Design organ_tone, start of the top module:
module organ_tone (
    input  logic        clk,
    input  logic        rst,
    input  logic [3:0]  SW,
    output logic        tone,
    output logic [15:0] lcd_freq
);
logic newclock;  
logic reset;  
logic [31:0]d;  
logic [31:0]desiredfreq;  
logic [23:0] LcdDisplay;  
logic [31:0] ScopeInfoB;  
getdesiredfreq getfreq (.clk(clk), .SW(SW[3:1]),.desiredfreq(desiredfreq),
.LcdDisplay(LcdDisplay),.LcdinfoDisplay(lcd_freq),.ScopeInfoB(ScopeInfoB));
counter counter1(.clk(clk), .reset(reset | rst), .Q(d));
clockdiv clockdiv1(.d(d),.desiredfreq(desiredfreq),.clk(clk),.rst(rst),.reset(reset),.newclock(newclock));
mux2 mux (.a(newclock), .b(1'b0),.sel(SW[0]),.out(tone));
endmodule
clock: 100.0 ns
lec_check: 0
cap_margin: 20
core_margin: 2
core_utilization: 26
cts_cluster_size: 36
gpl_timing_driven: 1
slew_margin: 20
run.sh (not shown) runs the stock make flow with config.mk's settings and CLKGATE_MAP_FILE=.
Next try:
--- a/flow/config.mk
+++ b/flow/config.mk
@@ -10,3 +10 @@
-export CORE_UTILIZATION = 26
-export CTS_CLUSTER_SIZE = 36
-export GPL_TIMING_DRIVEN = 1
+export CORE_UTILIZATION = 56
==> flow/constraint.sdc (replaced) <==
create_clock -name core_clock -period 54.0 [get_ports {clk}]
set_input_delay 10.8000 -clock core_clock [delete_from_list [all_inputs] [get_ports {clk}]]
set_output_delay 10.8000 -clock core_clock [all_outputs]
set_load 0.01 [all_outputs]
Outcome:
- With this change the flow died in 5_1_grt
- synthesized area does not change
- synthesized cell count stays the same
- die area went down by 53%
Next try:
==> flow/constraint.sdc (replaced) <==
create_clock -name core_clock -period 70.7 [get_ports {clk}]
set_input_delay 14.1400 -clock core_clock [delete_from_list [all_inputs] [get_ports {clk}]]
set_output_delay 14.1400 -clock core_clock [all_outputs]
set_load 0.01 [all_outputs]
Outcome: This time the run ran to the end with violations: negative setup slack. Die area does not change. Area after synthesis stays the same. Synthesized cell count stays the same.
Next try:
--- a/flow/config.mk
+++ b/flow/config.mk
@@ -10 +10 @@
-export CORE_UTILIZATION = 56
+export CORE_UTILIZATION = 40
==> flow/constraint.sdc (replaced) <==
create_clock -name core_clock -period 100.0 [get_ports {clk}]
set_input_delay 20.0000 -clock core_clock [delete_from_list [all_inputs] [get_ports {clk}]]
set_output_delay 20.0000 -clock core_clock [all_outputs]
set_load 0.01 [all_outputs]
=>
- Now the flow went through all stages and came out clean
- area after synthesis stays the same
- routed wire length is lower by roughly a tenth
- utilization goes down by 37 points
Next try:
--- a/flow/config.mk
+++ b/flow/config.mk
@@ -8,0 +9 @@
+export CORE_ASPECT_RATIO = 1.93
@@ -10 +11,3 @@
-export CORE_UTILIZATION = 40
+export CORE_UTILIZATION = 59
+export CTS_CLUSTER_DIAMETER = 381
+export CTS_CLUSTER_SIZE = 65
Result: The new run finished with timing, DRC and antenna clean. Cell area goes down by 0.55%. Non-clock buffer count goes up by 30. Routed wire length goes up by 12%. Global-route usage goes up by 21 points. Sequential share of layout area hardly moves. Clock skew goes down by 5.3 ps.
Next try:
--- a/flow/config.mk
+++ b/flow/config.mk
@@ -9 +9 @@
-export CORE_ASPECT_RATIO = 1.93
+export CORE_ASPECT_RATIO = 0.5
@@ -13,0 +14 @@
+export GPL_TIMING_DRIVEN = 0
@@ -14,0 +16 @@
+export TNS_END_PERCENT = 15
Result: The changed run completed with no timing, DRC or antenna violations. Cell count increases by a few percent. Worst hold slack gets worse by 7.1 ps. Clock skew barely changes. Sequential share of layout area hardly moves. Sequential cell count is unchanged. Wire length decreases by a few percent. Global-route usage decreases by 4.7 points. Register-to-register slack gets worse by 620 ps.

========
organ_tone again, from the RTL that the note above started with.
export LEC_CHECK = 0
export ABC_AREA = 0
export CAP_MARGIN = 40
export CORE_ASPECT_RATIO = 1.6
export CORE_MARGIN = 4
export CORE_UTILIZATION = 32
export GPL_ROUTABILITY_DRIVEN = 1
export MIN_ROUTING_LAYER = met2
export PLACE_DENSITY_LB_ADDON = 0.03
export SETUP_SLACK_MARGIN = 5.0
export SLEW_MARGIN = 35
export TNS_END_PERCENT = 50
create_clock -name core_clock -period 105.0 [get_ports {clk}]
Rerun with:
Settings changed: ABC_AREA 0 to 1, CAP_MARGIN 40 to 20, CORE_ASPECT_RATIO 1.6 to not set, CORE_MARGIN 4 to 2, CORE_UTILIZATION 32 to 72, GPL_ROUTABILITY_DRIVEN 1 to not set, MIN_ROUTING_LAYER met2 to not set, PLACE_DENSITY set to 0.38, PLACE_DENSITY_LB_ADDON 0.03 to not set, SETUP_SLACK_MARGIN 5.0 to not set, SLEW_MARGIN 35 to 20, TNS_END_PERCENT 50 to not set.
Clock period 105.0 ns to 139.0 ns, I/O delays scaled along.
Effect: Hold slack loses 24 ps. Synthesized cell count went up by a quarter to a third. First-iteration DRC count came out lower by well over a third. Setup slack improved by 40000 ps. Routed wire length came out lower by a quarter to a third. Via count fell by about a fifth. Synthesized area goes up by a few percent. Non-clock buffer count is lower by 305. Clock skew went up by 19 ps.
Rerun with:
Settings changed: ABC_AREA 1 to not set, CORE_UTILIZATION 72 to 42, PLACE_DENSITY 0.38 to not set.
Clock period 139.0 ns to 97.1 ns, I/O delays scaled along.
Setup slack degrades by 44000 ps. Worst hold slack improves by 29 ps. Synthesized cell count falls by 24%. Clock-buffer cell count rises by 1. Sequential share of layout area hardly moves. Synthesized area falls by 5.3%.

========
Starting RTL as in the previous note.
==> flow/config.mk <==
export PLATFORM = sky130hd
export DESIGN_NAME = organ_tone
export DESIGN_NICKNAME = organ_tone
export VERILOG_FILES = /design/flow/design.v
export SDC_FILE = /design/flow/constraint.sdc
export NUM_CORES = 4
export LEC_CHECK = 0
export ABC_AREA = 1
export CAP_MARGIN = 20
export CORE_MARGIN = 2
export CORE_UTILIZATION = 72
export CTS_CLUSTER_DIAMETER = 380
export HOLD_SLACK_MARGIN = -0.1
export MAX_ROUTING_LAYER = met4
export SLEW_MARGIN = 20
==> flow/constraint.sdc <==
create_clock -name core_clock -period 54.6 [get_ports {clk}]
set_input_delay 10.9200 -clock core_clock [delete_from_list [all_inputs] [get_ports {clk}]]
set_output_delay 10.9200 -clock core_clock [all_outputs]
set_load 0.01 [all_outputs]
The baseline stopped in detailed placement (3_5_place_dp).
Next try:
CORE_UTILIZATION = 69   (was 72)
CTS_CLUSTER_DIAMETER = unset   (was 380)
HOLD_SLACK_MARGIN = unset   (was -0.1)
MAX_ROUTING_LAYER = unset   (was met4)
clock period = 153.0 ns   (was 54.6 ns; I/O delays follow)
Now the flow completed without violations. Synthesized cell count stays the same. Synthesized area does not change. Die size went up by 4.3%.
Next try:
CAP_MARGIN = 0   (was 20)
CORE_UTILIZATION = 72   (was 69)
CTS_CLUSTER_DIAMETER = 138   (was unset)
clock period = 70.5 ns   (was 153.0 ns; I/O delays follow)
After rerunning:
- design area went up by a few percent
- routed wire length is lower slightly
- setup slack is worse by 55 ns
- die area goes down by a few percent
- worst hold slack is worse by 0.021 ns
- sequential share of layout area hardly moves
- clock skew barely changes
- non-clock buffer count goes up by 205
- utilization grows by 6.1 points
Next try:
CAP_MARGIN = 20   (was 0)
CORE_UTILIZATION = 71   (was 72)
CTS_CLUSTER_DIAMETER = unset   (was 138)
Result: The changed run finished clean. Via count grows by 1.3%. Routed wire length grows by 4.2%. Setup slack loses 0.039 ns. Cell area hardly moves. Count of clock-buffer cells in the layout shrinks by 2. Hold slack is about the same.
